===== flow/config.mk =====
export PLATFORM = sky130hd
export DESIGN_NAME = convolution
export DESIGN_NICKNAME = convolution
export VERILOG_FILES = /design/flow/design.v
export SDC_FILE = /design/flow/constraint.sdc
export NUM_CORES = 4
export LEC_CHECK = 0
export CAP_MARGIN = 20
export CORE_ASPECT_RATIO = 0.5
export CORE_MARGIN = 2
export CORE_UTILIZATION = 70
export CTS_CLUSTER_SIZE = 35
export PLACE_DENSITY_LB_ADDON = 0.0
export SETUP_SLACK_MARGIN = -0.37
export SLEW_MARGIN = 20

===== flow/constraint.sdc =====
create_clock -name core_clock -period 4.59 [get_ports {clk}]
set_input_delay 0.9180 -clock core_clock [delete_from_list [all_inputs] [get_ports {clk}]]
set_output_delay 0.9180 -clock core_clock [all_outputs]
set_load 0.01 [all_outputs]

===== flow/design.v =====
module incrementerby4(clk, en, rst, ld, ld_data, out);
    input clk, en, rst, ld;
    output reg [7:0] out;
    input [7:0] ld_data;
    always @(posedge clk) begin
        if (rst) begin
            out <= ld_data;
        end
        else if (ld) begin
            out <= ld_data;
        end 
        else if (en) begin
            out <= out + 4;
        end
    end
endmodule
module adder (a, b, out);
    input [7:0] a, b;
    output [7:0] out;
    assign out = a + b;    
endmodule
module adder12 (a, b, out);
    input [11:0] a, b;
    output [11:0] out;
    assign out = a + b;    
endmodule
module buffer_4 (clk, wr_en, wr_adr, wr_data, rd_adr, rd_data);
    parameter SIZE = 16;
    input clk, wr_en;
    input [7:0] wr_adr, rd_adr;
    input [31:0] wr_data;
    output [7:0] rd_data;
    reg [7:0] mem [0:SIZE-1];
    assign rd_data = mem[rd_adr];
    always @(posedge clk) begin
        if (wr_en) begin
            mem[wr_adr] <= wr_data[31 : 24];
            mem[wr_adr + 1] <= wr_data[23 : 16];
            mem[wr_adr + 2] <= wr_data[15 : 8];
            mem[wr_adr + 3] <= wr_data[7 : 0];
        end
    end
endmodule
module buffer_8 (clk, wr_en, wr_adr, wr_data, rd_adr, rd_data);
    parameter SIZE = 64;
    input clk, wr_en;
    input [7:0] wr_adr, rd_adr;
    input [31:0] wr_data;
    output [31:0] rd_data;
    reg [7:0] mem [0:SIZE-1];
    assign rd_data = {mem[rd_adr], mem[rd_adr + 1], mem[rd_adr + 2], mem[rd_adr + 3]};
    always @(posedge clk) begin
        if (wr_en) begin
            mem[wr_adr] <= wr_data[31 : 24];
            mem[wr_adr + 1] <= wr_data[23 : 16];
            mem[wr_adr + 2] <= wr_data[15 : 8];
            mem[wr_adr + 3] <= wr_data[7 : 0];
        end
    end
endmodule
module counter #(parameter MAX_COUNT = 16)(clk, rst, en, carry, count);
    input clk, rst, en;
    output reg carry;
    output reg [7:0] count;
    always @(posedge clk) begin
        if (rst) begin
            count <= 0;
        end
        else if (en) begin
            if (count == MAX_COUNT - 1) begin
                count <= 0;
            end
            else begin
                count <= count + 1;
            end
        end
    end
    assign carry = (count == MAX_COUNT - 1);
endmodule
module decoder (a, out);
    parameter N = 4;
    input [7:0] a;
    output reg [N-1:0] out;
    reg [N-1:0] i;
    always @(*) begin
        for (i = 0; i < N; i = i + 1) begin
            if (i == a) begin
                out[i] = 1;
            end
            else begin
                out[i] = 0;
            end
        end
    end
endmodule
module multiplier (a, b, out);
    input [7:0] a, b;
    wire [15:0] result;
    assign result = a * b;
    output [7:0] out;
    assign out = {result[15:8]};
endmodule
module mux2_1 (a, b, sel, out);
    input [7:0] a, b;
    input sel;
    output [7:0] out;
    assign out = sel ? a : b;
endmodule
module register1word(clk, en, rst, write_data, out);
    input clk, en, rst;
    input [11:0] write_data;
    output reg [11:0] out;
    always @(posedge clk) begin
        if (rst) begin
            out <= 0;
        end else if (en) begin
            out <= write_data;
        end
    end
endmodule
module register4word(clk, en, rst, addr, write_data, out);
    input clk, en, rst;
    input [7:0] addr;
    input [7:0] write_data;
    reg [7:0] data [0:3];
    output [31:0] out;
    always @(posedge clk) begin
        if (rst) begin
            data[0] <= 0;
            data[1] <= 0;
            data[2] <= 0;
            data[3] <= 0;
        end 
        else if (en) begin
            data[addr] <= write_data;
        end
    end
    assign out = {data[0], data[1], data[2], data[3]};
endmodule
module mac (clk, rst, rst_acc, acc_en, img_pixel, filter_value, out);
    input clk, rst, rst_acc, acc_en;
    input [7:0] img_pixel, filter_value;
    output [7:0] out;
    wire [11:0] acc_out, acc_in;
    wire [7:0] mult_res;
    multiplier mult(img_pixel, filter_value, mult_res);
    adder12 addr4({4'b0000, mult_res}, acc_out, acc_in);
    register1word acc(clk, acc_en, rst | rst_acc, acc_in, acc_out);
    assign out = acc_out[11:4];
endmodule
module PE (clk, rst, rst_acc, rst_res_reg, res_buffer_en, acc_en,
           img_pixel, filter_value, res_index, out);
    input clk, rst, rst_acc, rst_res_reg, acc_en, res_buffer_en;
    input [7:0] img_pixel, filter_value, res_index;
    output [31:0] out;
    wire [7:0] mac_out;
    mac mac1 (clk, rst, rst_acc, acc_en, img_pixel, filter_value, mac_out);
    register4word res_buffer(clk, res_buffer_en, rst | rst_res_reg, res_index, mac_out, out);
endmodule
module controller(clk, reset, start, co_cntr16_img, co_cntr4_filter, co_cntr_filters,
                 co_cntr43, co_row_cntr, co_col_cntr, co_cntr16, co_cntr_reg4, co_cntr13, cntr43_res,
                 rst, rst_acc, rst_res_reg, mem_en, cntr16_img_en, cntr_filters_en, cntr4_filter_en, wr_file, adr_sel, mem_offset_sel, filter_wr_en,
                 img_wr_en, row_cntr_en, col_cntr_en, cntr43_en, cntr16_en, img_slice_en, acc_en, cntr_reg4_en, res_buffer_en,
                 cntr13_en, inc_en, inc_ld, done);
    input clk, reset, start;
    output reg rst, mem_en, cntr16_img_en, cntr_filters_en, cntr4_filter_en, adr_sel, filter_wr_en, wr_file;
    output reg img_wr_en, row_cntr_en, col_cntr_en, cntr43_en, cntr16_en, img_slice_en, acc_en, cntr_reg4_en, res_buffer_en;
    output reg cntr13_en, inc_en, inc_ld, done, rst_acc, rst_res_reg;
    output reg[1:0] mem_offset_sel;
    input co_cntr16_img, co_cntr4_filter, co_cntr_filters, co_cntr43, co_row_cntr, co_col_cntr, co_cntr16, co_cntr_reg4, co_cntr13;
    input [7:0] cntr43_res;
    reg[3:0] ns;
    reg[3:0] ps;
    always @(*) begin
        case(ps)
            4'b0000:   ns <= ~start ? 4'b0000 : 4'b0001;
            4'b0001:   ns <= start ? 4'b0001 : 4'b0010;
            4'b0010:   ns <= ~co_cntr4_filter ? 4'b0010 : 4'b1011;
            4'b1011:   ns <= ~co_cntr_filters ? 4'b0010 : 4'b0011;
            4'b0011:   ns <= ~co_cntr16_img ? 4'b0011 : 4'b0100;
            4'b0100:   ns <= ~co_row_cntr ? 4'b0100 : 4'b0101;
            4'b0101:   ns <= ~co_cntr16 ? 4'b0101 : 4'b0110;
            4'b0110 :  ns <= (cntr43_res == 42 || co_cntr_reg4) ? 4'b0111 : 4'b1010;
            4'b0111 : ns <= co_cntr43 ? 4'b1001 : 4'b1010;
            4'b1010 : ns <= ~co_cntr13 ? 4'b0100 : 4'b1000;
            4'b1000 : ns <= 4'b0011; 
            4'b1001: ns <= 4'b0000;
            default: ns <= 4'b0000;
        endcase
    end
    always @(*) begin
        {rst, mem_en, cntr16_img_en, cntr_filters_en, cntr4_filter_en, adr_sel, filter_wr_en,
        img_wr_en, row_cntr_en, col_cntr_en, cntr43_en, cntr16_en, img_slice_en, acc_en,
        cntr_reg4_en, res_buffer_en, cntr13_en, inc_en, inc_ld, done, mem_offset_sel, wr_file, rst_acc, rst_res_reg} = 0;
        case(ps)
            4'b0001:begin  rst = 1; inc_ld = 1;   end
            4'b0010: begin cntr4_filter_en = 1; adr_sel = 1; filter_wr_en = 1; mem_offset_sel = 0; end
            4'b0011 : begin  cntr16_img_en = 1; img_wr_en = 1; mem_offset_sel = 1;  end
            4'b1011: begin cntr_filters_en = 1; end
            4'b0100: begin row_cntr_en = 1; img_slice_en = 1; end
            4'b0101: begin acc_en = 1; cntr16_en = 1; end
            4'b0110: begin cntr_reg4_en = 1; res_buffer_en = 1; rst_acc = 1;end
            4'b0111: begin mem_en = 1; cntr43_en = 1; mem_offset_sel = 2; rst_res_reg = 1; end
            4'b1010: begin col_cntr_en = 1; cntr13_en = 1; end
            4'b1000: begin inc_en = 1; end
            4'b1001: begin done = 1; wr_file = 1; end
        endcase
    end
    always @(posedge clk) begin
         if (reset)
             ps <= 4'b0000;
         else
             ps <= ns;
     end
endmodule
module datapath(clk, rst, x, y, z, rst_acc, rst_res_reg, mem_en, cntr16_img_en, cntr_filters_en,
          cntr4_filter_en, filter_wr_en, img_wr_en, cntr43_en, row_cntr_en,
          col_cntr_en, cntr16_en, img_slice_en, acc_en, cntr_reg4_en, res_buffer_en, cntr13_en,
          inc_en, inc_ld, wr_file, adr_sel, mem_offset_sel, co_cntr16_img,
          co_cntr4_filter, co_cntr_filters, co_cntr43, co_row_cntr, co_col_cntr, co_cntr16, co_cntr_reg4, co_cntr13, cntr43_res,
          mem_rd_adr, mem_rd_data, out_we, out_adr, out_data);
    parameter NUM_FILTERS = 4;
    input clk, rst, mem_en, cntr16_img_en, cntr_filters_en, cntr4_filter_en, adr_sel, filter_wr_en, wr_file;
    input img_wr_en, row_cntr_en, col_cntr_en, cntr43_en, cntr16_en, img_slice_en, acc_en, cntr_reg4_en, res_buffer_en;
    input cntr13_en, inc_en, inc_ld, rst_acc, rst_res_reg;
    input [1:0] mem_offset_sel;
    input [7:0] x,y,z;
    output co_cntr16_img, co_cntr4_filter, co_cntr_filters, co_cntr43, co_row_cntr, co_col_cntr, co_cntr16, co_cntr_reg4, co_cntr13;
    output [7:0] cntr43_res;
    output [7:0] mem_rd_adr;
    input [31:0] mem_rd_data;
    output out_we;
    output [7:0] out_adr;
    output [32*NUM_FILTERS-1:0] out_data;
    wire[NUM_FILTERS - 1: 0] filters_wr_en;
    wire [7:0] mem_wr_adr, mem_offset_out, cntr4_filter_res, cntr16_img_res, mem_cntr_res;
    wire [7:0] img_rd_adr, row_cntr_res, col_cntr_res, cntr16_res, img_slice_rd_data;
    wire [7:0] mult_res, cntr_reg4_res, cntr13_res, x_offset;
    wire [31:0] img_rd_data;
    wire [7:0] filters_rd_data[0:NUM_FILTERS-1], filter_adr, cntr_filters_res, mem_filter_adr;
    assign out_we = mem_en;
    assign out_adr = mem_wr_adr;
    assign mem_offset_out = (mem_offset_sel == 0) ? y :
                            (mem_offset_sel == 1) ? x_offset :
                            (mem_offset_sel == 2) ? z : 0;
    counter #(NUM_FILTERS) cntr_filters(clk, rst, cntr_filters_en, co_cntr_filters, cntr_filters_res);
    decoder #(NUM_FILTERS) dcdr(cntr_filters_res, filters_wr_en);
    counter #(4) cntr4_filter (clk, rst, cntr4_filter_en, co_cntr4_filter, cntr4_filter_res);
    counter #(16) cntr16_img (clk, rst, cntr16_img_en, co_cntr16_img, cntr16_img_res);
    mux2_1 mux(mem_filter_adr, cntr16_img_res, adr_sel, mem_cntr_res);
    adder addr1(mem_offset_out, mem_cntr_res, mem_rd_adr);
    adder addr5(cntr4_filter_res, cntr_filters_res << 2, mem_filter_adr);
    genvar i;
    generate
        for (i = 0; i < NUM_FILTERS; i = i + 1) begin : gen_filters
            buffer_4 filter_buffer(clk, filters_wr_en[i] & filter_wr_en, cntr4_filter_res << 2, mem_rd_data, cntr16_res, filters_rd_data[i]);
            PE pe(clk, rst, rst_acc, rst_res_reg, res_buffer_en, acc_en,
                  img_slice_rd_data, filters_rd_data[i], cntr_reg4_res, out_data[32*i +: 32]);
        end
    endgenerate
    buffer_8 img_buffer(clk, img_wr_en, cntr16_img_res << 2, mem_rd_data, img_rd_adr, img_rd_data);
    counter #(43) cntr43 (clk, rst, cntr43_en, co_cntr43, cntr43_res);
    adder addr2(cntr43_res, mem_offset_out, mem_wr_adr);
    counter #(4) row_cntr (clk, rst, row_cntr_en, co_row_cntr, row_cntr_res);
    counter #(13) col_cntr (clk, rst, col_cntr_en, co_col_cntr, col_cntr_res);
    adder addr3(row_cntr_res << 4, col_cntr_res, img_rd_adr);
    counter #(16) cntr16 (clk, rst, cntr16_en, co_cntr16, cntr16_res);
    buffer_4 img_slice(clk, img_slice_en, row_cntr_res << 2, img_rd_data, cntr16_res, img_slice_rd_data);
    counter #(4) cntr_reg4 (clk, rst, cntr_reg4_en, co_cntr_reg4, cntr_reg4_res);
    counter #(13) cntr13 (clk, rst, cntr13_en, co_cntr13, cntr13_res);
    incrementerby4 inc(clk, inc_en, rst, inc_ld, x, x_offset);
endmodule
module convolution(clk, reset, start, x, y, z, done, mem_rd_adr, mem_rd_data, out_we, out_adr, out_data);
    parameter NUM_FILTERS = 4;
    input clk, reset, start;
    output [7:0] mem_rd_adr;
    input [31:0] mem_rd_data;
    output out_we;
    output [7:0] out_adr;
    output [32*NUM_FILTERS-1:0] out_data;
    input [7:0] x, y, z;
    output done;
    wire rst, rst_acc, mem_en, cntr16_img_en, cntr_filters_en, cntr4_filter_en, adr_sel, filter_wr_en, rst_res_reg;
    wire img_wr_en, row_cntr_en, col_cntr_en, cntr43_en, cntr16_en, img_slice_en, acc_en, cntr_reg4_en, res_buffer_en;
    wire cntr13_en, inc_en, inc_ld, wr_file;
    wire [1:0] mem_offset_sel;
    wire co_cntr16_img, co_cntr4_filter, co_cntr_filters, co_cntr43, co_row_cntr, co_col_cntr, co_cntr16, co_cntr_reg4, co_cntr13;
    wire [7:0] cntr43_res;
    datapath #(NUM_FILTERS) dp(clk, rst, x, y, z, rst_acc, rst_res_reg, mem_en, cntr16_img_en, cntr_filters_en, cntr4_filter_en, filter_wr_en, img_wr_en, cntr43_en, row_cntr_en,
          col_cntr_en, cntr16_en, img_slice_en, acc_en, cntr_reg4_en, res_buffer_en, cntr13_en,
          inc_en, inc_ld, wr_file, adr_sel, mem_offset_sel, co_cntr16_img,
          co_cntr4_filter, co_cntr_filters, co_cntr43, co_row_cntr, co_col_cntr, co_cntr16, co_cntr_reg4, co_cntr13, cntr43_res,
          mem_rd_adr, mem_rd_data, out_we, out_adr, out_data);
    controller cu(clk, reset, start, co_cntr16_img, co_cntr4_filter, co_cntr_filters, co_cntr43, co_row_cntr, co_col_cntr,
                 co_cntr16, co_cntr_reg4, co_cntr13, cntr43_res,
                 rst, rst_acc, rst_res_reg, mem_en, cntr16_img_en, cntr_filters_en, cntr4_filter_en, wr_file, adr_sel, mem_offset_sel, filter_wr_en,
                 img_wr_en, row_cntr_en, col_cntr_en, cntr43_en, cntr16_en, img_slice_en, acc_en, cntr_reg4_en, res_buffer_en,
                 cntr13_en, inc_en, inc_ld, done);
endmodule

===== flow/run.sh =====
#!/bin/bash
# the make line also repeats each setting of config.mk as NAME=value (left out here)
make -C /OpenROAD-flow-scripts/flow DESIGN_CONFIG=/design/flow/config.mk WORK_HOME=/design/flow/orfs CLKGATE_MAP_FILE= finish

==> results of run 1 <==
cell type report:
type / count / area (um2) / area share
multi-input combinational: 2719 / 34200 / 0.384
clock inverter: 83 / 990 / 0.0111
clock buffer: 142 / 3120 / 0.0351
timing repair buffer: 705 / 6630 / 0.0745
inverter: 213 / 800 / 0.00899
sequential: 1427 / 41500 / 0.466
tap: 1435 / 1800 / 0.0202
metrics by stage:
stage / utilization / std cells / instance area (um2) / TNS (ps)
final: 0.826 / 6724 / 89000 / -104740
after global routing: 0.826 / 6724 / 89000 / -115220
after CTS: 0.819 / 6701 / 88300 / -97860
after detailed placement: 0.769 / 6418 / 82900 / -101820
after global placement: 0.769 / 6417 / 82800 / -95210
after floorplan: - / 4638 / 76500 / -113110
what timing repair did:
item,4_1_cts,5_1_grt
gates cloned,4,0
setup buffers,58,35
gates resized,192,125
setup endpoints to repair,48,55
pin swaps,101,63
layer usage:
layer,vias up,track usage
met5,-,0
met3,808,0.0975
met2,3849,0.638
met4,2,0.172
li1,19426,-
met1,24853,0.519
==> impl_metrics.yaml, run 1 <==
# flow metrics
outcome:
  status: "complete, but fails checks"
  check.faults: "negative setup slack"
cells_and_area:
  final_nets: 5604
  fillers: 5007
  area_growth_pct: 16.9
synthesis:
  ys.flops: 1427
  simple_gate_area_frac: 0.0621
  async_reset_ff_frac: 0
  synth_area_mm2: 0.0761
  adder_share: 0.0737
  yosysMostFrequentCell: "edfxtp_1"
  synthCells: 4638
  top_cells_by_area: "edfxtp_1 51%, mux4_2 24%, fa_1 3.9%"
  fp_nets: 5057
  top_logic_kind: "multiplexers"
  top_area_cell: "edfxtp_1"
  synth_cell_types: 71
  edf_count: 1288
  synth_xor_xnor_area_share: 0.0173
  syn_avg_cell_area_um2: 16.4
  synthMuxAreaShare: 0.252
  synthAoiAreaFrac: 0.0249
  ff_type: "edfxtp_1"
  common_cells: "1288 x edfxtp_1, 806 x mux4_2, 386 x nor2_1"
  ys.warnings.count: 16
  top_cell_area_share: 0.508
  postSynthSeqShare: 0.545
  yosys_cells: 4638
  ys_area_mm2: 0.0761
grt:
  grt_overflow: 0
  grt_use_total: 0.394
  grt_max_degree: 143
  grt_antenna_before_repair: 6
  grt_pass1_vias: 50052
  grt_pass1_wl_um: 321000
sta:
  slew_viol_final: 0
  worst_slew_pin_slew_ps: 1120
  layout_setup_ws_ps: -2670
  rsz0062_at_grt: "true"
  setup_viol: 53
  min_period_ps: 7260
  skew_ps: 51.9
  whs_ps: 508
  hold_viol: 0
  max_freq_ghz: 0.138
  slew_headroom: 0.256
  fin_crit_sh: 1.58
clock_network:
  clk_pin_slew_ps: 70
  clkSinkCount: 1427
  cts_buffers: 119
  clkLatencyLatePin_ps: 780
  ctsHtreeMaxLevel: 3
  cts_buffer_depth: 3
  cts_tree: "done"
  cts_root_buffer: "clkbuf_16"
  cts_hold_buf: 0
die:
  fp_util: 0.707
  ios: 205
  die_w_um: 470
  die_h_um: 237
  core_area_mm2: 0.108
  core.rowCount: 85
  dieArea_mm2: 0.112
power_and_ir_drop:
  combinationalPower_w: 0.00108
  p_comb_frac: 0.041
  internal_power_w: 0.0206
  power_leakage_nw: 30.5
  peakVddDrop_mv: 0.436
  net-switching-power_w: 0.00577
  seq_cell_power_w: 0.0143
  power_leader: "sequential cells"
  swShare: 0.219
  pg_clk_w: 0.0110
  seq_power_share: 0.542
  pwr-share-clk: 0.417
  power_w: 0.0263
  powerDensity_mw_per_mm2: 296
worst_setup_path:
  crit_end: "dp.gen_filters[3].pe.mac1.acc.out[9]"
  cp.arrival_ps: 7920
  cpPeakStageDelay_ps: 510
  reg2regPathDepth: 33
  start_kind: "register"
  cpLargestDelayFamily: "adder cells"
  r2r_slack_ps: -2670
  critical_path_depth: 33
  rr_endpoint: "dp.gen_filters[3].pe.mac1.acc.out[9]"
  cp_num_buf_inv: 8
  cp_data_required_time_ps: 5260
  critPathMaxFanout: 5
  end_kind: "register"
  slowest_stage: "fa_1"
  crit_type: "reg2reg"
placement:
  portBuffers: 204
  dp_slack_ps: -2680
  dp_hpwl_um: 128000
  gp_congestion: 0.898
flow_run:
  warnings: 57
  cap_violations: 0
route:
  drt-total-wl_um: 218000
  avgRoutedWirePerCell_um: 32.5
  firstDrtPassIters: 8
  wl_met3_um: 28700
  drc: 0
  diodes: 0
  met2_length_um: 106000
  vias: 48938
  met1_length_um: 71700
  first_iter_violations: 6815
  drtAntennaViolNets: 0
  via_per_inst: 7.28
  top_layer_used: "met5"
worst_hold_path:
  hold_class: "reg2reg"
  min_to: "dp.gen_filters[0].pe.mac1.acc.out[0]"
  hp-start: "dp.gen_filters[0].pe.mac1.acc.out[0]"
  whs_path_depth: 2
==> inputs of run 2 (changes only) <==
CORE_ASPECT_RATIO = not set   (was 0.5)
CORE_UTILIZATION = 56   (was 70)
CTS_CLUSTER_SIZE = not set   (was 35)
PLACE_DENSITY_LB_ADDON = not set   (was 0.0)
SETUP_SLACK_MARGIN = not set   (was -0.37)
TNS_END_PERCENT = 10   (was not set)
clock period = 6.16 ns   (was 4.59 ns; I/O delays follow)
==> run 2 against run 1 <==
Effect of this change: the layout still fails its checks (negative setup slack); register-to-register slack better by 1800 ps; synthesized cell count did not move; power decreased by 24%; worst setup slack better by 1800 ps; combinational power shrank 27%; flip-flop count unchanged; clock power shrank 21%.
==> impl_metrics.yaml, run 2 <==
# flow metrics
die:
  core.rowCount: 135
  die_h_um: 373
  die_w_um: 373
  ios: 205
  dieArea_mm2: 0.139
  core_area_mm2: 0.135
  fp_util: 0.563
worst_setup_path:
  critical_path_depth: 32
  crit_type: "reg2reg"
  slowest_stage: "fa_1"
  r2r_slack_ps: -880
  cp_data_required_time_ps: 6790
  cpPeakStageDelay_ps: 520
  cp.arrival_ps: 7670
  critPathMaxFanout: 7
  crit_top_cell: "buf_4"
  rr_endpoint: "dp.gen_filters[3].pe.mac1.acc.out[7]"
  end_kind: "register"
  cp_num_buf_inv: 8
  crit_end: "dp.gen_filters[3].pe.mac1.acc.out[7]"
  start_kind: "register"
  cpLargestDelayFamily: "adder cells"
  reg2regPathDepth: 32
synthesis:
  edf_count: 1288
  top_cells_by_area: "edfxtp_1 51%, mux4_2 24%, fa_1 3.9%"
  syn_avg_cell_area_um2: 16.4
  synth_cell_types: 71
  ys_area_mm2: 0.0761
  top_cell_area_share: 0.508
  async_reset_ff_frac: 0
  common_cells: "1288 x edfxtp_1, 806 x mux4_2, 386 x nor2_1"
  synth_area_mm2: 0.0761
  postSynthSeqShare: 0.545
  top_logic_kind: "multiplexers"
  synthAoiAreaFrac: 0.0249
  synth_xor_xnor_area_share: 0.0173
  synthMuxAreaShare: 0.252
  top_area_cell: "edfxtp_1"
  ff_type: "edfxtp_1"
  yosys_cells: 4638
  ys.flops: 1427
  yosysMostFrequentCell: "edfxtp_1"
  ys.warnings.count: 16
  simple_gate_area_frac: 0.0621
  synthCells: 4638
  adder_share: 0.0737
  fp_nets: 5057
cells_and_area:
  fin_cells: 7039
  area_growth_pct: 16.8
  seqCellArea_mm2: 0.0415
  final_nets: 5561
  final_core_util: 0.658
  layout.area.comb_mm2: 0.0338
  fillers: 9546
grt:
  met2_usage: 0.449
  grtUsageMet1: 0.422
  met3_usage: 0.0513
  grt_use_total: 0.286
  grt_pass1_wl_um: 293000
  grt_max_degree: 145
  grt_antenna_before_repair: 4
  grt_pass1_vias: 45134
  grt_most_used_layer: "met2"
  grt_overflow: 0
worst_hold_path:
  hold_class: "reg2reg"
  whs_path_depth: 2
  hp-start: "dp.gen_filters[0].pe.mac1.acc.out[1]"
  min_to: "dp.gen_filters[0].pe.mac1.acc.out[1]"
placement:
  portBuffers: 204
  dp_slack_ps: -1090
  gp_congestion: 0.833
  dp_hpwl_um: 128000
  dp.cells: 6725
power_and_ir_drop:
  power_leader: "sequential cells"
  power_leakage_nw: 30.3
  seq_power_share: 0.528
  combinationalPower_w: 0.000789
  powerDensity_mw_per_mm2: 227
  seq_cell_power_w: 0.0106
  swShare: 0.211
  peakVddDrop_mv: 0.292
  power_w: 0.0202
  pg_clk_w: 0.00872
  internal_power_w: 0.0159
  pwr-share-clk: 0.433
  net-switching-power_w: 0.00426
  p_comb_frac: 0.039
outcome:
  check.faults: "negative setup slack"
  status: "complete, but fails checks"
flow_run:
  cap_violations: 0
  warnings: 62
sta:
  setup_viol: 39
  skew_ps: 29.9
  slew_headroom: 0.180
  fin_crit_sh: 1.14
  max_freq_ghz: 0.142
  min_period_ps: 7040
  rsz0062_at_grt: "true"
  worst_slew_pin_slew_ps: 1230
  layout_setup_ws_ps: -877
  slew_viol_final: 0
  hold_viol: 0
  whs_ps: 494
clock_network:
  clkSinkCount: 1427
  cts_hold_buf: 0
  clk_pin_slew_ps: 60
  cts_buffers: 152
  cts_buffer_depth: 3
  ctsHtreeMaxLevel: 4
  cts_root_buffer: "clkbuf_16"
  cts_tree: "done"
  clkLatencyLatePin_ps: 790
route:
  drtAntennaViolNets: 0
  drc: 0
  drt-total-wl_um: 198000
  vias: 45610
  firstDrtPassIters: 6
  avgRoutedWirePerCell_um: 28.1
  via_per_inst: 6.48
  first_iter_violations: 5138
-- run 2: repair_timing --
item                                    4_1_cts  5_1_grt
pin swaps                                    59       44
gates cloned                                  0        4
gates resized                                94       93
endpoints found under the setup margin       42       44
setup buffers                                15       26
-- run 2: area by class of cell --
class                           instances  area share
Sequential cell                      1427       0.466
Multi-Input combinational cell       2719       0.380
Timing Repair Buffer                  629      0.0670
Clock buffer                          201      0.0465
Tap cell                             1781      0.0250
Inverter                              213     0.00900
Clock inverter                         68     0.00619
Antenna cell                            1   0.0000281
-- run 2: metrics by stage --
stage          TNS, ps  instance area (um2)
2_1_floorplan   -30540                76500
4_1_cts         -22680                88200
6_report        -21140                89000
5_1_grt         -33610                89000
3_5_place_dp    -29860                83100
3_3_place_gp    -25850                83100
-- run 2: metal layers --
metal	wire, um	part of all wire	vias up
met4	4470	0.023	0
met2	94100	0.48	2004
met5	0	0	-
li1	-	-	19358
met3	17400	0.088	270
met1	81600	0.41	23978
==> inputs of run 3 (changes only) <==
ABC_AREA = 1   (was not set)
CELL_PAD_IN_SITES_DETAIL_PLACEMENT = 2   (was not set)
CELL_PAD_IN_SITES_GLOBAL_PLACEMENT = 2   (was not set)
CORE_UTILIZATION = 69   (was 56)
MAX_ROUTING_LAYER = met5   (was not set)
SLEW_MARGIN = 30   (was 20)
TNS_END_PERCENT = 15   (was 10)
clock period = 9.33 ns   (was 6.16 ns; I/O delays follow)
==> run 3 against run 2 <==
Effect of this change: the run now fails in global placement without I/O (3_1_place_gp_skip_io); synthesized area is 1.3% higher; synthesized cell count is 75% higher; die size is 18% lower.
==> impl_metrics.yaml, run 3 <==
# flow metrics
outcome:
  status: "aborted with a tool error"
  haltStage: "global placement without I/O (3_1_place_gp_skip_io)"
  error: "[ERROR GPL-0301] Utilization 121.939 % exceeds 100%."
synthesis:
  synth_area_mm2: 0.0772
  synth_cell_types: 53
  yosys_cells: 8101
  async_reset_ff_frac: 0
  ys_area_mm2: 0.0772
  top_cells_by_area: "edfxtp_1 50%, nand2_1 9.8%, o21ai_0 4.3%"
  ys.flops: 1427
  adder_share: 0.0727
  common_cells: "2020 x nand2_1, 1288 x edfxtp_1, 691 x nor2_1"
  top_logic_kind: "simple AND/OR/NAND/NOR gates"
  syn_avg_cell_area_um2: 9.53
  edf_count: 1288
  top_cell_area_share: 0.501
  ff_type: "edfxtp_1"
  simple_gate_area_frac: 0.178
  fp_nets: 8520
  postSynthSeqShare: 0.537
  ys.warnings.count: 16
  synth_xor_xnor_area_share: 0.00923
  synthAoiAreaFrac: 0.103
  synthMuxAreaShare: 0.0396
  top_area_cell: "edfxtp_1"
  yosysMostFrequentCell: "nand2_1"
  synthCells: 8101
die:
  die_h_um: 338
  dieArea_mm2: 0.115
  fp_util: 0.696
  die_w_um: 338
  core.rowCount: 122
  core_area_mm2: 0.111
==> inputs of run 4 (changes only) <==
ABC_AREA = not set   (was 1)
CELL_PAD_IN_SITES_DETAIL_PLACEMENT = not set   (was 2)
CELL_PAD_IN_SITES_GLOBAL_PLACEMENT = not set   (was 2)
CORE_UTILIZATION = 70   (was 69)
CTS_CLUSTER_SIZE = 29   (was not set)
MAX_ROUTING_LAYER = not set   (was met5)
PLACE_DENSITY_LB_ADDON = 0.0   (was not set)
SETUP_SLACK_MARGIN = 1.57   (was not set)
SLEW_MARGIN = 20   (was 30)
TNS_END_PERCENT = not set   (was 15)
clock period = 6.15 ns   (was 9.33 ns; I/O delays follow)
==> run 4 against run 3 <==
Effect of this change: now fails the layout checks on negative setup slack; die size decreased by 2.7%; synthesized cell count decreased by 43%; synthesized area decreased by 1.3%.
==> impl_metrics.yaml, run 4 <==
# flow metrics
outcome:
  status: "complete, but fails checks"
  check.faults: "negative setup slack"
route:
  via_per_inst: 7.33
  drt-total-wl_um: 221000
  first_iter_violations: 6935
  avgRoutedWirePerCell_um: 32.8
  drtAntennaViolNets: 0
  drc: 0
  firstDrtPassIters: 6
  vias: 49329
clock_network:
  cts_tree: "done"
  cts_buffer_depth: 3
  cts_buffers: 146
  ctsHtreeMaxLevel: 4
  cts_root_buffer: "clkbuf_16"
  cts_hold_buf: 0
  clk_pin_slew_ps: 60
  clkLatencyLatePin_ps: 770
  clkSinkCount: 1427
sta:
  fin_setup_tns_ps: -31940
  max_freq_ghz: 0.137
  layout_setup_ws_ps: -1160
  slew_headroom: 0.186
  hold_viol: 0
  skew_ps: 32.4
  whs_ps: 504
  worst_slew_pin_slew_ps: 1220
  min_period_ps: 7310
  rsz0062_at_grt: "true"
  slew_viol_final: 0
  fin_crit_sh: 1.19
  setup_viol: 43
worst_setup_path:
  slowest_stage: "fa_1"
  end_kind: "register"
  reg2regPathDepth: 34
  start_kind: "register"
  rr_endpoint: "dp.gen_filters[3].pe.mac1.acc.out[11]"
  critPathMaxFanout: 6
  cpLargestDelayFamily: "adder cells"
  crit_end: "dp.gen_filters[3].pe.mac1.acc.out[11]"
  critical_path_depth: 34
  cp_data_required_time_ps: 6740
  r2r_slack_ps: -1160
  cp.arrival_ps: 7900
  crit_type: "reg2reg"
  cp_num_buf_inv: 9
  cpPeakStageDelay_ps: 520
power_and_ir_drop:
  power_w: 0.0203
  internal_power_w: 0.0159
  combinationalPower_w: 0.000827
  power_leakage_nw: 30.9
  seq_power_share: 0.526
  powerDensity_mw_per_mm2: 226
  net-switching-power_w: 0.00444
  peakVddDrop_mv: 0.295
  pg_clk_w: 0.00880
  power_leader: "sequential cells"
  swShare: 0.219
  seq_cell_power_w: 0.0107
  pwr-share-clk: 0.434
  p_comb_frac: 0.041
grt:
  grt_pass1_vias: 50562
  grt_antenna_before_repair: 3
  grt_use_total: 0.397
  grt_max_degree: 152
  grt_overflow: 0
  grt_pass1_wl_um: 324000
die:
  die_h_um: 334
  fp_util: 0.708
  core_area_mm2: 0.108
  dieArea_mm2: 0.111
  core.rowCount: 120
  die_w_um: 334
  ios: 205
synthesis:
  ys.warnings.count: 16
  synth_area_mm2: 0.0761
  edf_count: 1288
  syn_avg_cell_area_um2: 16.4
  ys_area_mm2: 0.0761
  common_cells: "1288 x edfxtp_1, 806 x mux4_2, 386 x nor2_1"
  postSynthSeqShare: 0.545
  fp_nets: 5057
  ys.flops: 1427
  ff_type: "edfxtp_1"
  synth_cell_types: 71
  adder_share: 0.0737
  yosysMostFrequentCell: "edfxtp_1"
  async_reset_ff_frac: 0
  top_cell_area_share: 0.508
  top_logic_kind: "multiplexers"
  synth_xor_xnor_area_share: 0.0173
  synthCells: 4638
  yosys_cells: 4638
  top_area_cell: "edfxtp_1"
  synthAoiAreaFrac: 0.0249
  synthMuxAreaShare: 0.252
  simple_gate_area_frac: 0.0621
  top_cells_by_area: "edfxtp_1 51%, mux4_2 24%, fa_1 3.9%"
flow_run:
  cap_violations: 0
  warnings: 56
placement:
  portBuffers: 204
  gp_congestion: 0.863
  dp_hpwl_um: 124000
worst_hold_path:
  min_to: "dp.gen_filters[0].pe.mac1.acc.out[2]"
  hold_class: "reg2reg"
  hp-start: "dp.gen_filters[0].pe.mac1.acc.out[2]"
  whs_path_depth: 2
cells_and_area:
  final_nets: 5635
  area_growth_pct: 17.9
## run 4: layout make-up
class	count	area, um2
Sequential cell	1427	41500
Multi-Input combinational cell	2719	34200
Fill cell	4732	17700
Timing Repair Buffer	709	6960
Clock buffer	181	3900
Tap cell	1403	1760
Inverter	213	801
Clock inverter	78	713
Antenna cell	1	2.50
## run 4: layer usage
layer,wire length [um],track usage
met5,0,0
met4,16100,0.229
met3,25700,0.0786
met2,109000,0.657
met1,69600,0.496
## run 4: per-stage QoR
stage / worst slack [ps] / util / area [um2] / std cells
global route: -1390 / 0.835 / 89800 / 6731
detailed placement: -1170 / 0.767 / 82500 / 6332
global placement: -942 / 0.767 / 82500 / 6332
floorplan: -1080 / - / 76500 / 4638
finish: -1160 / 0.835 / 89800 / 6731
CTS: -989 / 0.825 / 88700 / 6683
## run 4: what timing repair did
action,CTS,global route
gates cloned,4,0
endpoints found under the setup margin,62,56
gates resized,228,134
setup buffers,88,40
pin swaps,158,134
==> inputs of run 5 (changes only) <==
CORE_UTILIZATION = 40   (was 70)
CTS_CLUSTER_SIZE = not set   (was 29)
GPL_TIMING_DRIVEN = 0   (was not set)
MAX_ROUTING_LAYER = met4   (was not set)
PLACE_DENSITY_LB_ADDON = not set   (was 0.0)
SETUP_SLACK_MARGIN = not set   (was 1.57)
clock period = 9.0 ns   (was 6.15 ns; I/O delays follow)
==> run 5 against run 4 <==
Effect of this change: the run now finishes clean; non-clock buffer count decreased by 141; global-route usage decreased by 13 points; design area decreased by 1.2%; flip-flop count unchanged; highest routed layer unchanged; critical path depth decreased by 3; cell count increased by 15%; combinational power decreased by 33%; synthesized area unchanged; sequential share of layout area increased by 0.52 points.
==> impl_metrics.yaml, run 5 <==
# flow metrics
synthesis:
  yosys_cells: 4638
  syn_avg_cell_area_um2: 16.4
  synth_xor_xnor_area_share: 0.0173
  simple_gate_area_frac: 0.0621
  synthMuxAreaShare: 0.252
  async_reset_ff_frac: 0
  adder_share: 0.0737
  common_cells: "1288 x edfxtp_1, 806 x mux4_2, 386 x nor2_1"
  top_cell_area_share: 0.508
  ys.flops: 1427
  ff_type: "edfxtp_1"
  synth_area_mm2: 0.0761
  postSynthSeqShare: 0.545
  top_logic_kind: "multiplexers"
  synth_cell_types: 71
  synthAoiAreaFrac: 0.0249
  top_cells_by_area: "edfxtp_1 51%, mux4_2 24%, fa_1 3.9%"
  top_area_cell: "edfxtp_1"
  fp_nets: 5057
  yosysMostFrequentCell: "edfxtp_1"
  synthCells: 4638
  ys.warnings.count: 16
  edf_count: 1288
  ys_area_mm2: 0.0761
sta:
  worst_slew_pin_slew_ps: 1400
  rsz0062_at_grt: "false"
  fin_crit_sh: 0.943
  setup_viol: 0
  layout_setup_ws_ps: 517
  slew_headroom: 0.0604
  max_freq_ghz: 0.118
  skew_ps: 52.2
  slew_viol_final: 0
  hold_viol: 0
  whs_ps: 500
  min_period_ps: 8480
worst_setup_path:
  reg2regPathDepth: 31
  critical_path_depth: 31
  cpLargestDelayFamily: "adder cells"
  critPathMaxFanout: 10
  cp.arrival_ps: 9120
  crit_end: "dp.gen_filters[2].pe.mac1.acc.out[11]"
  crit_type: "reg2reg"
  end_kind: "register"
  r2r_slack_ps: 520
  slowest_stage: "clkbuf_2"
  cp_num_buf_inv: 8
  cp_data_required_time_ps: 9640
  rr_endpoint: "dp.gen_filters[2].pe.mac1.acc.out[11]"
  start_kind: "register"
  cpPeakStageDelay_ps: 570
power_and_ir_drop:
  internal_power_w: 0.0111
  peakVddDrop_mv: 0.154
  net-switching-power_w: 0.00317
  p_comb_frac: 0.039
  pg_clk_w: 0.00643
  power_leader: "sequential cells"
  seq_power_share: 0.511
  pwr-share-clk: 0.450
  powerDensity_mw_per_mm2: 161
  swShare: 0.222
  seq_cell_power_w: 0.00729
  power_leakage_nw: 29.7
  combinationalPower_w: 0.000554
cells_and_area:
  area_growth_pct: 16.5
  final_core_util: 0.468
  fillers: 16208
  seqCellArea_mm2: 0.0415
  final_nets: 5503
  layout.area.comb_mm2: 0.0332
worst_hold_path:
  min_to: "dp.cntr16.count[7]"
  whs_path_depth: 2
  hp-start: "dp.cntr16.count[7]"
  hold_class: "reg2reg"
grt:
  grt_max_degree: 33
  grt_pass1_wl_um: 351000
  grt_pass1_vias: 47321
  grt_overflow: 0
  grt_antenna_before_repair: 23
  grt_use_total: 0.264
flow_run:
  cap_violations: 0
  warnings: 46
clock_network:
  cts_tree: "done"
  clkSinkCount: 1427
  cts_buffer_depth: 3
  ctsHtreeMaxLevel: 4
  cts_buffers: 155
  clkLatencyLatePin_ps: 830
  cts_root_buffer: "clkbuf_16"
  clk_pin_slew_ps: 60
route:
  drtAntennaViolNets: 0
  avgRoutedWirePerCell_um: 32.1
  vias: 47771
  via_per_inst: 6.18
  first_iter_violations: 6231
  drt-total-wl_um: 248000
  firstDrtPassIters: 5
  drc: 0
placement:
  dp_hpwl_um: 173000
  portBuffers: 204
  dp_slack_ps: -1510
  gp_congestion: 0.975
die:
  dieArea_mm2: 0.194
  fp_util: 0.402
  die_h_um: 440
  core_area_mm2: 0.190
  core.rowCount: 160
  die_w_um: 440
  ios: 205
outcome:
  status: "finished clean"
[run 5: final cells by class]
| cell class | instances | share of cell area |
|---|---|---|
| diodes | 8 | 0.000226 |
| plain buffers | 274 | 0.0161 |
| clock buffers | 197 | 0.0461 |
| clock inverters | 90 | 0.0121 |
| inverters | 213 | 0.00901 |
| multi-input cells | 2719 | 0.374 |
| flip-flops and latches | 1427 | 0.467 |
| well taps | 2511 | 0.0354 |
| repair buffers | 294 | 0.0391 |
[run 5: timing repair]
action                     in CTS  in global routing
buffers inserted                4                  9
setup endpoints to repair      41                 24
pin swaps                       2                  0
hold buffers                    0                  0
gates cloned                    0                  0
gates resized                  91                 76
[run 5: metal layers]
metal,vias to the layer above,part of all wire,GRT usage
met3,644,0.10,0.0625
met2,2960,0.47,0.405
met1,24880,0.37,0.333
li1,19287,-,-
met5,-,0,-
met4,0,0.054,0.122
[run 5: through the flow]
| step | TNS, ps | total power (W) | cell area, um2 | std cells |
|---|---|---|---|---|
| after global routing | 0 | 0.0147 | 88700 | 7731 |
| after CTS | -13.6 | 0.0144 | 88400 | 7718 |
| after global placement | -29600 | 0.00797 | 81300 | 7353 |
| final | 0 | 0.0143 | 88700 | 7733 |
| after detailed placement | -30450 | 0.00798 | 82900 | 7429 |
| after floorplan | 0 | 0.00763 | 76100 | 4638 |
==> inputs of run 6 (changes only) <==
ABC_AREA = 1   (was not set)
CAP_MARGIN = 0   (was 20)
CORE_ASPECT_RATIO = 1.47   (was not set)
CORE_UTILIZATION = 72   (was 40)
CTS_CLUSTER_DIAMETER = 366   (was not set)
CTS_CLUSTER_SIZE = 10   (was not set)
GPL_TIMING_DRIVEN = not set   (was 0)
MAX_ROUTING_LAYER = not set   (was met4)
PLACE_DENSITY = 0.4   (was not set)
clock period = 4.59 ns   (was 9.0 ns; I/O delays follow)
==> run 6 against run 5 <==
Effect of this change: now fails the layout checks on negative setup slack; fmax rose by 22%; power grew 95%; critical path depth grew 5; register-to-register slack worse by 2900 ps; clock power grew 82%; synthesized area rose by 1.3%; clock skew fell by 7.5 ps; combinational power rose to 3.2 times the previous value; design area grew 2.2%; critical path type unchanged; sequential share of layout area decreased by 0.97 points; worst setup slack got worse by 2900 ps.
==> impl_metrics.yaml, run 6 <==
# flow metrics
worst_hold_path:
  whs_path_depth: 1
  hp-start: "dp.col_cntr.count[7]"
  hold_class: "reg2reg"
  min_to: "dp.col_cntr.count[7]"
flow_run:
  warnings: 68
  cap_violations: 0
worst_setup_path:
  crit_end: "dp.gen_filters[0].pe.mac1.acc.out[8]"
  end_kind: "register"
  cp_num_buf_inv: 11
  critical_path_depth: 36
  cp_data_required_time_ps: 5300
  reg2regPathDepth: 36
  r2r_slack_ps: -2340
  cpPeakStageDelay_ps: 550
  slowest_stage: "fa_1"
  crit_type: "reg2reg"
  start_kind: "register"
  cpLargestDelayFamily: "adder cells"
  rr_endpoint: "dp.gen_filters[0].pe.mac1.acc.out[8]"
  cp.arrival_ps: 7630
  critPathMaxFanout: 7
route:
  drc: 0
  avgRoutedWirePerCell_um: 25.3
  drt-total-wl_um: 255000
  firstDrtPassIters: 12
  first_iter_violations: 9609
  via_per_inst: 6.64
  drtAntennaViolNets: 0
  vias: 66695
grt:
  grt_use_total: 0.446
  grt_pass1_wl_um: 370000
  grt_overflow: 0
  grt_antenna_before_repair: 8
  grt_max_degree: 193
  grt_pass1_vias: 66345
cells_and_area:
  final_area_mm2: 0.0906
  final_nets: 8984
  fin_cells: 10049
  fillers: 5619
  area_growth_pct: 17.5
sta:
  hold_viol: 0
  min_period_ps: 6930
  worst_slew_pin_slew_ps: 1350
  max_freq_ghz: 0.144
  whs_ps: 463
  fin_crit_sh: 1.51
  layout_setup_ws_ps: -2340
  slew_headroom: 0.0962
  fin_setup_tns_ps: -80820
  skew_ps: 44.7
  setup_viol: 48
  slew_viol_final: 0
  rsz0062_at_grt: "true"
clock_network:
  cts_tree: "done"
  cts_buffer_depth: 3
  clkLatencyLatePin_ps: 830
  cts_buffers: 160
  clkSinkCount: 1427
  clk_pin_slew_ps: 60
  cts_root_buffer: "clkbuf_16"
  cts_hold_buf: 0
  ctsHtreeMaxLevel: 4
die:
  fp_util: 0.726
  core_area_mm2: 0.106
  ios: 205
  die_w_um: 274
  die_h_um: 401
  core.rowCount: 145
  dieArea_mm2: 0.110
placement:
  dp_hpwl_um: 152000
  dp.cells: 9726
  portBuffers: 204
  placed_area_mm2: 0.0838
  gp_congestion: 0.957
outcome:
  check.faults: "negative setup slack"
  status: "complete, but fails checks"
synthesis:
  ys.warnings.count: 16
  common_cells: "2020 x nand2_1, 1288 x edfxtp_1, 691 x nor2_1"
  synthAoiAreaFrac: 0.103
  top_logic_kind: "simple AND/OR/NAND/NOR gates"
  fp_nets: 8520
  top_area_cell: "edfxtp_1"
  ff_type: "edfxtp_1"
  ys.flops: 1427
  top_cell_area_share: 0.501
  synthCells: 8101
  synth_area_mm2: 0.0772
  top_cells_by_area: "edfxtp_1 50%, nand2_1 9.8%, o21ai_0 4.3%"
  async_reset_ff_frac: 0
  synthMuxAreaShare: 0.0396
  adder_share: 0.0727
  postSynthSeqShare: 0.537
  synth_cell_types: 53
  simple_gate_area_frac: 0.178
  yosys_cells: 8101
  synth_xor_xnor_area_share: 0.00923
  edf_count: 1288
  yosysMostFrequentCell: "nand2_1"
  ys_area_mm2: 0.0772
  syn_avg_cell_area_um2: 9.53
power_and_ir_drop:
  powerDensity_mw_per_mm2: 307
  pg_clk_w: 0.0117
  pwr-share-clk: 0.420
  net-switching-power_w: 0.00637
  peakVddDrop_mv: 0.483
  p_comb_frac: 0.065
  swShare: 0.229
  power_leakage_nw: 35.8
  combinationalPower_w: 0.00180
  internal_power_w: 0.0214
  seq_cell_power_w: 0.0143
  power_leader: "sequential cells"
  seq_power_share: 0.515
-- run 6: layout make-up --
cell class / instances / area [um2] / share of cell area
antenna: 6 / 15.0 / 0.000166
clock buffer: 229 / 4280 / 0.0473
clock inverter: 15 / 259 / 0.00286
inverter: 698 / 2660 / 0.0293
multi-input combinational: 5504 / 32600 / 0.360
sequential: 1427 / 41500 / 0.458
tap: 1396 / 1750 / 0.0193
timing repair buffer: 774 / 7550 / 0.0833
-- run 6: what timing repair did --
action	in CTS	in global routing
setup endpoints to repair	53	53
buffers inserted	33	26
pin swaps	31	104
resized	220	178
cloned	11	5
-- run 6: per-layer routing --
metal | vias up | track usage | part of all wire
met5 | - | 0 | 0
met4 | 0 | 0.358 | 0.099
met3 | 1740 | 0.108 | 0.13
met2 | 5353 | 0.739 | 0.47
met1 | 30887 | 0.486 | 0.30
li1 | 28715 | - | -
-- run 6: metrics by stage --
step                setup WS [ps]   util  power (W)
floorplan                   -1490      -     0.0153
global placement            -1720  0.788     0.0161
detailed placement          -1830  0.788     0.0161
CTS                         -1770  0.843     0.0275
global route                -2610  0.853     0.0283
finish                      -2340  0.853     0.0278
==> inputs of run 7 (changes only) <==
ABC_AREA = not set   (was 1)
CAP_MARGIN = 20   (was 0)
CELL_PAD_IN_SITES_GLOBAL_PLACEMENT = 3   (was not set)
CORE_ASPECT_RATIO = 1.74   (was 1.47)
CORE_MARGIN = 5   (was 2)
CORE_UTILIZATION = 40   (was 72)
CTS_CLUSTER_DIAMETER = not set   (was 366)
CTS_CLUSTER_SIZE = 68   (was 10)
GPL_TIMING_DRIVEN = 0   (was not set)
MAX_ROUTING_LAYER = met5   (was not set)
MIN_ROUTING_LAYER = met1   (was not set)
PLACE_DENSITY = not set   (was 0.4)
SETUP_SLACK_MARGIN = 0.34   (was not set)
SLEW_MARGIN = 10   (was 20)
TNS_END_PERCENT = 10   (was not set)
clock period = 9.0 ns   (was 4.59 ns; I/O delays follow)
==> run 7 against run 6 <==
Effect of this change: highest routed layer is now met5; largest cell class unchanged; critical endpoint is now dp.gen_filters[3].pe.mac1.acc.out[2]; synthesized cell count down 43%; clock power fell by 47%; largest power group unchanged; combinational power decreased by 67%; now clean on timing, DRC and antenna.
==> impl_metrics.yaml, run 7 <==
# flow metrics
outcome:
  status: "finished clean"
cells_and_area:
  fillers: 16487
  area_growth_pct: 18.9
  fin_cells: 7857
  final_nets: 5634
  final_area_mm2: 0.0905
  layout.area.comb_mm2: 0.0336
  seqCellArea_mm2: 0.0415
clock_network:
  clkLatencyLatePin_ps: 820
  cts_tree: "done"
  ctsHtreeMaxLevel: 4
  cts_hold_buf: 0
  cts_root_buffer: "clkbuf_16"
  cts_buffer_depth: 4
  clk_pin_slew_ps: 60
  clkSinkCount: 1427
  cts_buffers: 150
worst_setup_path:
  rr_endpoint: "dp.gen_filters[3].pe.mac1.acc.out[2]"
  critPathMaxFanout: 9
  crit_end: "dp.gen_filters[3].pe.mac1.acc.out[2]"
  crit_top_cell: "buf_4"
  critical_path_depth: 41
  reg2regPathDepth: 41
  end_kind: "register"
  slowest_stage: "fa_1"
  cpLargestDelayFamily: "buffers and inverters"
  start_kind: "register"
  cp.arrival_ps: 9220
  cp_data_required_time_ps: 9740
  crit_type: "reg2reg"
  r2r_slack_ps: 520
  cpPeakStageDelay_ps: 520
  cp_num_buf_inv: 20
sta:
  rsz0062_at_grt: "true"
  min_period_ps: 8480
  hold_viol: 0
  max_freq_ghz: 0.118
  slew_viol_final: 0
  layout_setup_ws_ps: 515
  fin_crit_sh: 0.943
  worst_slew_pin_slew_ps: 1330
  skew_ps: 47.9
  setup_viol: 0
  slew_headroom: 0.111
synthesis:
  ys.flops: 1427
  common_cells: "1288 x edfxtp_1, 806 x mux4_2, 386 x nor2_1"
  async_reset_ff_frac: 0
  ys_area_mm2: 0.0761
  yosysMostFrequentCell: "edfxtp_1"
  ys.warnings.count: 16
  top_cell_area_share: 0.508
  synth_area_mm2: 0.0761
  yosys_cells: 4638
  synthMuxAreaShare: 0.252
  simple_gate_area_frac: 0.0621
  adder_share: 0.0737
  synth_xor_xnor_area_share: 0.0173
  top_area_cell: "edfxtp_1"
  top_logic_kind: "multiplexers"
  fp_nets: 5057
  top_cells_by_area: "edfxtp_1 51%, mux4_2 24%, fa_1 3.9%"
  ff_type: "edfxtp_1"
  postSynthSeqShare: 0.545
  synth_cell_types: 71
  synthAoiAreaFrac: 0.0249
  syn_avg_cell_area_um2: 16.4
  edf_count: 1288
  synthCells: 4638
route:
  drc: 0
  first_iter_violations: 4439
  via_per_inst: 6.12
  firstDrtPassIters: 5
  vias: 48048
  drtAntennaViolNets: 0
  avgRoutedWirePerCell_um: 38.6
  drt-total-wl_um: 303000
grt:
  grt_use_total: 0.301
  grt_pass1_wl_um: 410000
  grt_most_used_layer: "met2"
  grt_pass1_vias: 49650
  met2_usage: 0.568
  grt_overflow: 0
  grtUsageMet1: 0.292
  met3_usage: 0.0375
  grt_antenna_before_repair: 25
  grt_max_degree: 33
die:
  fp_util: 0.402
  ios: 205
  die_h_um: 586
  core.rowCount: 211
  dieArea_mm2: 0.200
  core_area_mm2: 0.190
  die_w_um: 341
power_and_ir_drop:
  net-switching-power_w: 0.00308
  seq_cell_power_w: 0.00729
  combinationalPower_w: 0.000587
  powerDensity_mw_per_mm2: 155
  peakVddDrop_mv: 0.171
  power_leakage_nw: 30.5
  power_leader: "sequential cells"
  pwr-share-clk: 0.439
  p_comb_frac: 0.042
  seq_power_share: 0.519
  power_w: 0.0140
  swShare: 0.220
  pg_clk_w: 0.00616
  internal_power_w: 0.0110
worst_hold_path:
  min_to: "dp.cntr16.count[7]"
  whs_path_depth: 2
  hold_class: "reg2reg"
  hp-start: "dp.cntr16.count[7]"
placement:
  dp_slack_ps: -3040
  portBuffers: 204
  dp_hpwl_um: 226000
  gp_congestion: 0.978
  placed_area_mm2: 0.0834
  dp.cells: 7416
flow_run:
  warnings: 50
  cap_violations: 0
run 7: stage by stage:
stage	utilization	hold WS (ps)	TNS [ps]
2_1_floorplan	-	458	0
3_5_place_dp	0.440	478	-93910
5_1_grt	0.477	511	0
4_1_cts	0.473	494	0
6_report	0.477	494	0
3_3_place_gp	0.429	473	-103320
run 7: repair_timing:
action                                  in CTS  in global routing
cloned                                       1                  1
endpoints found under the setup margin      48                 21
pin swaps                                   18                 29
setup buffers                               54                 36
gates resized                              294                 64
run 7: layout make-up:
cell class | instances | share of cell area
clock buffers | 185 | 0.0438
inverters | 213 | 0.00886
multi-input cells | 2719 | 0.372
clock inverters | 76 | 0.00829
diodes | 84 | 0.00232
well taps | 2449 | 0.0339
flip-flops and latches | 1427 | 0.458
repair buffers | 425 | 0.0523
plain buffers | 279 | 0.0206
run 7: layer usage:
layer / wire length [um] / part of all wire / vias to the layer above
li1: - / - / 19623
met1: 91900 / 0.30 / 25320
met2: 165000 / 0.55 / 2263
met3: 14900 / 0.049 / 834
met4: 31000 / 0.10 / 8
met5: 52 / 0.00017 / -
==> inputs of run 8 (changes only) <==
ABC_AREA = 1   (was not set)
CAP_MARGIN = 0   (was 20)
CELL_PAD_IN_SITES_DETAIL_PLACEMENT = 2   (was not set)
CELL_PAD_IN_SITES_GLOBAL_PLACEMENT = not set   (was 3)
CORE_ASPECT_RATIO = not set   (was 1.74)
CORE_MARGIN = 9   (was 5)
CORE_UTILIZATION = 43   (was 40)
CTS_CLUSTER_DIAMETER = 149   (was not set)
CTS_CLUSTER_SIZE = 77   (was 68)
GPL_TIMING_DRIVEN = 1   (was 0)
HOLD_SLACK_MARGIN = 0.28   (was not set)
MAX_ROUTING_LAYER = met4   (was met5)
SETUP_SLACK_MARGIN = not set   (was 0.34)
SLEW_MARGIN = 20   (was 10)
TNS_END_PERCENT = not set   (was 10)
clock period = 10.5 ns   (was 9.0 ns; I/O delays follow)
==> run 8 against run 7 <==
Effect of this change: the run now fails in global routing (5_1_grt); die size shrank 2.2%; synthesized area grew 1.3%; synthesized cell count up 75%.
==> impl_metrics.yaml, run 8 <==
# flow metrics
synthesis:
  top_area_cell: "edfxtp_1"
  postSynthSeqShare: 0.537
  yosys_cells: 8101
  fp_nets: 8520
  top_cells_by_area: "edfxtp_1 50%, nand2_1 9.8%, o21ai_0 4.3%"
  yosysMostFrequentCell: "nand2_1"
  ys.warnings.count: 16
  top_cell_area_share: 0.501
  synth_cell_types: 53
  ys_area_mm2: 0.0772
  synthAoiAreaFrac: 0.103
  synthCells: 8101
  edf_count: 1288
  ys.flops: 1427
  synth_area_mm2: 0.0772
  top_logic_kind: "simple AND/OR/NAND/NOR gates"
  async_reset_ff_frac: 0
  ff_type: "edfxtp_1"
  synth_xor_xnor_area_share: 0.00923
  simple_gate_area_frac: 0.178
  common_cells: "2020 x nand2_1, 1288 x edfxtp_1, 691 x nor2_1"
  synthMuxAreaShare: 0.0396
  syn_avg_cell_area_um2: 9.53
  adder_share: 0.0727
placement:
  dp.cells: 10328
  gp_congestion: 0.883
  dp_hpwl_um: 242000
  portBuffers: 204
die:
  fp_util: 0.432
  ios: 205
  die_h_um: 442
  dieArea_mm2: 0.195
  core.rowCount: 155
  die_w_um: 442
  core_area_mm2: 0.178
clock_network:
  cts_buffers: 34
  post_cts_resized: 0
  cts_buffer_depth: 3
  cts_root_buffer: "clkbuf_16"
  cts_hold_buf: 0
  ctsHtreeMaxLevel: 2
  cts_setup_buffers: 0
  clkSinkCount: 1427
outcome:
  haltStage: "global routing (5_1_grt)"
  status: "aborted with a tool error"
## run 8: through the flow
step	total power [W]	setup slack (ps)	util	cell area, um2	hold slack, ps
2_1_floorplan	0.00667	4000	-	77200	423
3_3_place_gp	0.00701	2530	0.457	81600	440
3_5_place_dp	0.00712	1190	0.458	81600	462
4_1_cts	0.00988	204	0.466	83200	500
==> inputs of run 9 (changes only) <==
ABC_AREA = not set   (was 1)
CAP_MARGIN = 20   (was 0)
CELL_PAD_IN_SITES_DETAIL_PLACEMENT = not set   (was 2)
CORE_MARGIN = 2   (was 9)
CORE_UTILIZATION = 72   (was 43)
CTS_CLUSTER_DIAMETER = not set   (was 149)
CTS_CLUSTER_SIZE = 31   (was 77)
GPL_TIMING_DRIVEN = not set   (was 1)
HOLD_SLACK_MARGIN = -0.09   (was 0.28)
MAX_ROUTING_LAYER = not set   (was met4)
MIN_ROUTING_LAYER = not set   (was met1)
SETUP_SLACK_MARGIN = -0.64   (was not set)
clock period = 6.71 ns   (was 10.5 ns; I/O delays follow)
==> run 9 against run 8 <==
Effect of this change: the layout now fails its checks (negative setup slack); die size fell by 44%; synthesized area fell by 1.3%; synthesized cell count fell by 43%.
==> impl_metrics.yaml, run 9 <==
# flow metrics
clock_network:
  cts_buffers: 146
  clkSinkCount: 1427
  cts_buffer_depth: 3
  clkLatencyLatePin_ps: 790
  clk_pin_slew_ps: 60
  ctsHtreeMaxLevel: 4
  cts_tree: "done"
  cts_root_buffer: "clkbuf_16"
synthesis:
  yosysMostFrequentCell: "edfxtp_1"
  top_area_cell: "edfxtp_1"
  top_cell_area_share: 0.508
  synth_xor_xnor_area_share: 0.0173
  synthAoiAreaFrac: 0.0249
  synth_area_mm2: 0.0761
  edf_count: 1288
  adder_share: 0.0737
  simple_gate_area_frac: 0.0621
  fp_nets: 5057
  ys.warnings.count: 16
  synthMuxAreaShare: 0.252
  postSynthSeqShare: 0.545
  ys_area_mm2: 0.0761
  yosys_cells: 4638
  common_cells: "1288 x edfxtp_1, 806 x mux4_2, 386 x nor2_1"
  top_logic_kind: "multiplexers"
  ys.flops: 1427
  synth_cell_types: 71
  synthCells: 4638
  top_cells_by_area: "edfxtp_1 51%, mux4_2 24%, fa_1 3.9%"
  syn_avg_cell_area_um2: 16.4
  ff_type: "edfxtp_1"
  async_reset_ff_frac: 0
sta:
  slew_headroom: 0.244
  worst_slew_pin_slew_ps: 1120
  fin_crit_sh: 1.11
  min_period_ps: 7440
  layout_setup_ws_ps: -728
  hold_viol: 0
  rsz0062_at_grt: "true"
  skew_ps: 26.0
  setup_viol: 36
  slew_viol_final: 0
  max_freq_ghz: 0.134
  whs_ps: 498
worst_setup_path:
  critical_path_depth: 33
  cp_data_required_time_ps: 7340
  rr_endpoint: "dp.gen_filters[3].pe.mac1.acc.out[8]"
  critPathMaxFanout: 7
  cpLargestDelayFamily: "adder cells"
  r2r_slack_ps: -730
  crit_top_cell: "o21ai_2"
  cp_num_buf_inv: 8
  crit_type: "reg2reg"
  crit_end: "dp.gen_filters[3].pe.mac1.acc.out[8]"
  slowest_stage: "mux4_2"
  end_kind: "register"
  start_kind: "register"
  cp.arrival_ps: 8070
  cpPeakStageDelay_ps: 650
  reg2regPathDepth: 33
route:
  met1_length_um: 71000
  top_layer_used: "met5"
  first_iter_violations: 7430
  avgRoutedWirePerCell_um: 33.2
  met2_length_um: 105000
  via_per_inst: 7.41
  firstDrtPassIters: 5
  wl_met3_um: 30700
  drt-total-wl_um: 221000
  vias: 49243
  drc: 0
  drtAntennaViolNets: 0
die:
  die_h_um: 329
  dieArea_mm2: 0.108
  ios: 205
  fp_util: 0.724
  die_w_um: 329
  core_area_mm2: 0.105
  core.rowCount: 119
power_and_ir_drop:
  powerDensity_mw_per_mm2: 211
  p_comb_frac: 0.039
  seq_cell_power_w: 0.00978
  pg_clk_w: 0.00811
  peakVddDrop_mv: 0.354
  pwr-share-clk: 0.436
  power_leakage_nw: 30.2
  power_leader: "sequential cells"
  internal_power_w: 0.0145
  combinationalPower_w: 0.000717
  swShare: 0.220
  seq_power_share: 0.526
  net-switching-power_w: 0.00409
cells_and_area:
  area_growth_pct: 15.7
  fin_cells: 6649
  final_nets: 5552
  final_area_mm2: 0.0881
  fillers: 4786
worst_hold_path:
  whs_path_depth: 2
  hold_class: "reg2reg"
  min_to: "dp.gen_filters[2].pe.mac1.acc.out[1]"
  hp-start: "dp.gen_filters[2].pe.mac1.acc.out[1]"
grt:
  grt_overflow: 0
  grt_antenna_before_repair: 8
  grt_pass1_vias: 49419
  grt_use_total: 0.406
  grt_max_degree: 149
  grt_pass1_wl_um: 319000
placement:
  dp_hpwl_um: 131000
  dp.cells: 6310
  gp_congestion: 0.877
  placed_area_mm2: 0.0823
  portBuffers: 204
outcome:
  check.faults: "negative setup slack"
  status: "complete, but fails checks"
flow_run:
  warnings: 60
  cap_violations: 0
==> run 9: repair_timing <==
item / CTS / global route
pin swaps: 2 / 66
hold buffers: 0 / 0
buffers inserted: 5 / 84
cloned: 0 / 2
setup endpoints to repair: 14 / 25
resized: 4 / 137
==> run 9: layout make-up <==
| type | instances | area, um2 | share of cell area |
|---|---|---|---|
| diodes | 3 | 7.51 | 0.0000852 |
| multi-input cells | 2719 | 33500 | 0.380 |
| well taps | 1391 | 1740 | 0.0198 |
| clock buffers | 182 | 3880 | 0.0441 |
| repair buffers | 626 | 5820 | 0.0661 |
| clock inverters | 88 | 832 | 0.00945 |
| flip-flops and latches | 1427 | 41500 | 0.471 |
| inverters | 213 | 800 | 0.00908 |
==> run 9: routing by layer <==
layer / up-vias / track usage
met5: - / 0.00565
met4: 10 / 0.190
met3: 926 / 0.113
met2: 4262 / 0.638
met1: 24714 / 0.538
li1: 19331 / -
==> run 9: stage by stage <==
step	setup TNS [ps]	worst slack [ps]	utilization	total power, W
floorplan	-13880	-655	-	0.0102
global placement	-9100	-469	0.782	0.0106
detailed placement	-14810	-739	0.783	0.0107
CTS	-14250	-692	0.828	0.0186
global route	-27790	-1010	0.838	0.0190
finish	-15720	-728	0.838	0.0186
==> inputs of run 10 (changes only) <==
CELL_PAD_IN_SITES_GLOBAL_PLACEMENT = 3   (was not set)
CORE_ASPECT_RATIO = 1.74   (was not set)
CORE_MARGIN = 5   (was 2)
CORE_UTILIZATION = 40   (was 72)
CTS_CLUSTER_SIZE = 68   (was 31)
GPL_ROUTABILITY_DRIVEN = 1   (was not set)
GPL_TIMING_DRIVEN = 0   (was not set)
HOLD_SLACK_MARGIN = not set   (was -0.09)
MAX_ROUTING_LAYER = met5   (was not set)
MIN_ROUTING_LAYER = met1   (was not set)
SETUP_SLACK_MARGIN = 0.34   (was -0.64)
SLEW_MARGIN = 15   (was 20)
TNS_END_PERCENT = 5   (was not set)
clock period = 9.0 ns   (was 6.71 ns; I/O delays follow)
==> run 10 against run 9 <==
Effect of this change: the run now finishes clean; power is 24% lower; sequential share of layout area is 1.2 points lower; cell count is 18% higher; first-iteration DRC count is 42% lower; critical path depth is 7 higher; clock skew is 30 ps higher; global-route usage is 11 points lower; worst setup slack better by 1300 ps; design area is 2.6% higher; combinational power is 18% lower; via count is 2.6% lower; clock power is 24% lower; critical endpoint is now dp.gen_filters[3].pe.mac1.acc.out[2]; largest cell class unchanged.
==> impl_metrics.yaml, run 10 <==
# flow metrics
power_and_ir_drop:
  power_leader: "sequential cells"
  net-switching-power_w: 0.00308
  pwr-share-clk: 0.440
  powerDensity_mw_per_mm2: 155
  seq_power_share: 0.519
  pg_clk_w: 0.00618
  seq_cell_power_w: 0.00729
  peakVddDrop_mv: 0.163
  power_leakage_nw: 30.5
  combinationalPower_w: 0.000586
  swShare: 0.219
  internal_power_w: 0.0110
  p_comb_frac: 0.042
die:
  fp_util: 0.402
  dieArea_mm2: 0.200
  die_h_um: 586
  ios: 205
  core_area_mm2: 0.190
  die_w_um: 341
worst_setup_path:
  start_kind: "register"
  cp_data_required_time_ps: 9730
  reg2regPathDepth: 40
  r2r_slack_ps: 550
  crit_top_cell: "buf_4"
  critPathMaxFanout: 10
  critical_path_depth: 40
  cp.arrival_ps: 9180
  crit_end: "dp.gen_filters[3].pe.mac1.acc.out[2]"
  crit_type: "reg2reg"
  rr_endpoint: "dp.gen_filters[3].pe.mac1.acc.out[2]"
  end_kind: "register"
  cp_num_buf_inv: 19
  slowest_stage: "fa_1"
  cpPeakStageDelay_ps: 540
route:
  firstDrtPassIters: 5
  first_iter_violations: 4314
  vias: 47981
  drtAntennaViolNets: 0
  avgRoutedWirePerCell_um: 38.6
  drt-total-wl_um: 302000
  via_per_inst: 6.14
clock_network:
  cts_tree: "done"
  clkSinkCount: 1427
  clk_pin_slew_ps: 60
  clkLatencyLatePin_ps: 800
  cts_root_buffer: "clkbuf_16"
  cts_buffer_depth: 4
  cts_hold_buf: 0
  cts_buffers: 150
  ctsHtreeMaxLevel: 4
synthesis:
  syn_avg_cell_area_um2: 16.4
  ys.flops: 1427
  simple_gate_area_frac: 0.0621
  top_area_cell: "edfxtp_1"
  postSynthSeqShare: 0.545
  top_cells_by_area: "edfxtp_1 51%, mux4_2 24%, fa_1 3.9%"
  ff_type: "edfxtp_1"
  adder_share: 0.0737
  synth_area_mm2: 0.0761
  top_cell_area_share: 0.508
  synthMuxAreaShare: 0.252
  yosys_cells: 4638
  edf_count: 1288
  ys_area_mm2: 0.0761
  fp_nets: 5057
  synth_cell_types: 71
  ys.warnings.count: 16
  common_cells: "1288 x edfxtp_1, 806 x mux4_2, 386 x nor2_1"
  yosysMostFrequentCell: "edfxtp_1"
  synthCells: 4638
  synth_xor_xnor_area_share: 0.0173
  top_logic_kind: "multiplexers"
  synthAoiAreaFrac: 0.0249
sta:
  rsz0062_at_grt: "true"
  slew_viol_final: 0
  max_freq_ghz: 0.118
  setup_viol: 0
  min_period_ps: 8450
  slew_headroom: 0.157
  fin_crit_sh: 0.939
  skew_ps: 56.4
  worst_slew_pin_slew_ps: 1260
  hold_viol: 0
placement:
  portBuffers: 204
  placed_area_mm2: 0.0835
  dp_hpwl_um: 226000
  gp_congestion: 0.978
grt:
  grt_overflow: 0
  grt_pass1_wl_um: 410000
  grt_pass1_vias: 49590
  grt_antenna_before_repair: 34
  grt_max_degree: 33
  grt_use_total: 0.301
cells_and_area:
  final_core_util: 0.477
  area_growth_pct: 18.7
  final_area_mm2: 0.0904
outcome:
  status: "finished clean"
flow_run:
  warnings: 49
  cap_violations: 0
worst_hold_path:
  hp-start: "dp.gen_filters[1].pe.mac1.acc.out[1]"
  hold_class: "reg2reg"
  whs_path_depth: 2
==> run 10: metrics by stage <==
stage | total power (W) | TNS [ps] | setup slack, ps | hold WS, ps | std cells
final | 0.0140 | 0 | 549 | 500 | 7817
after global routing | 0.0144 | 0 | 277 | 519 | 7806
after CTS | 0.0142 | 0 | 285 | 497 | 7714
after detailed placement | 0.00802 | -94500 | -3050 | 491 | 7403
after global placement | 0.00800 | -103320 | -3030 | 473 | 7291
after floorplan | 0.00763 | 0 | 889 | 458 | 4638
==> run 10: per-layer routing <==
layer,GRT usage,share of wire,wire (um),vias up
met1,0.290,0.30,89100,25146
met5,0,0.00035,105,-
met4,0.254,0.11,34700,16
met3,0.0403,0.053,16100,940
met2,0.562,0.54,162000,2331
li1,-,-,-,19548
==> run 10: layout make-up <==
| cell class | instances | area (um2) |
|---|---|---|
| Buffer | 279 | 1860 |
| Inverter | 213 | 802 |
| Fill cell | 16546 | 99200 |
| Timing Repair Buffer | 405 | 4620 |
| Tap cell | 2449 | 3060 |
| Clock inverter | 71 | 743 |
| Clock buffer | 188 | 3970 |
| Multi-Input combinational cell | 2719 | 33700 |
| Antenna cell | 66 | 165 |
| Sequential cell | 1427 | 41500 |
==> run 10: timing repair <==
item	in CTS	in global routing
hold endpoints to repair	0	0
pin swaps	17	29
gates resized	282	78
setup endpoints to repair	48	22
cloned	0	0
setup buffers	52	35
Power and IR drop assume default switching activity.
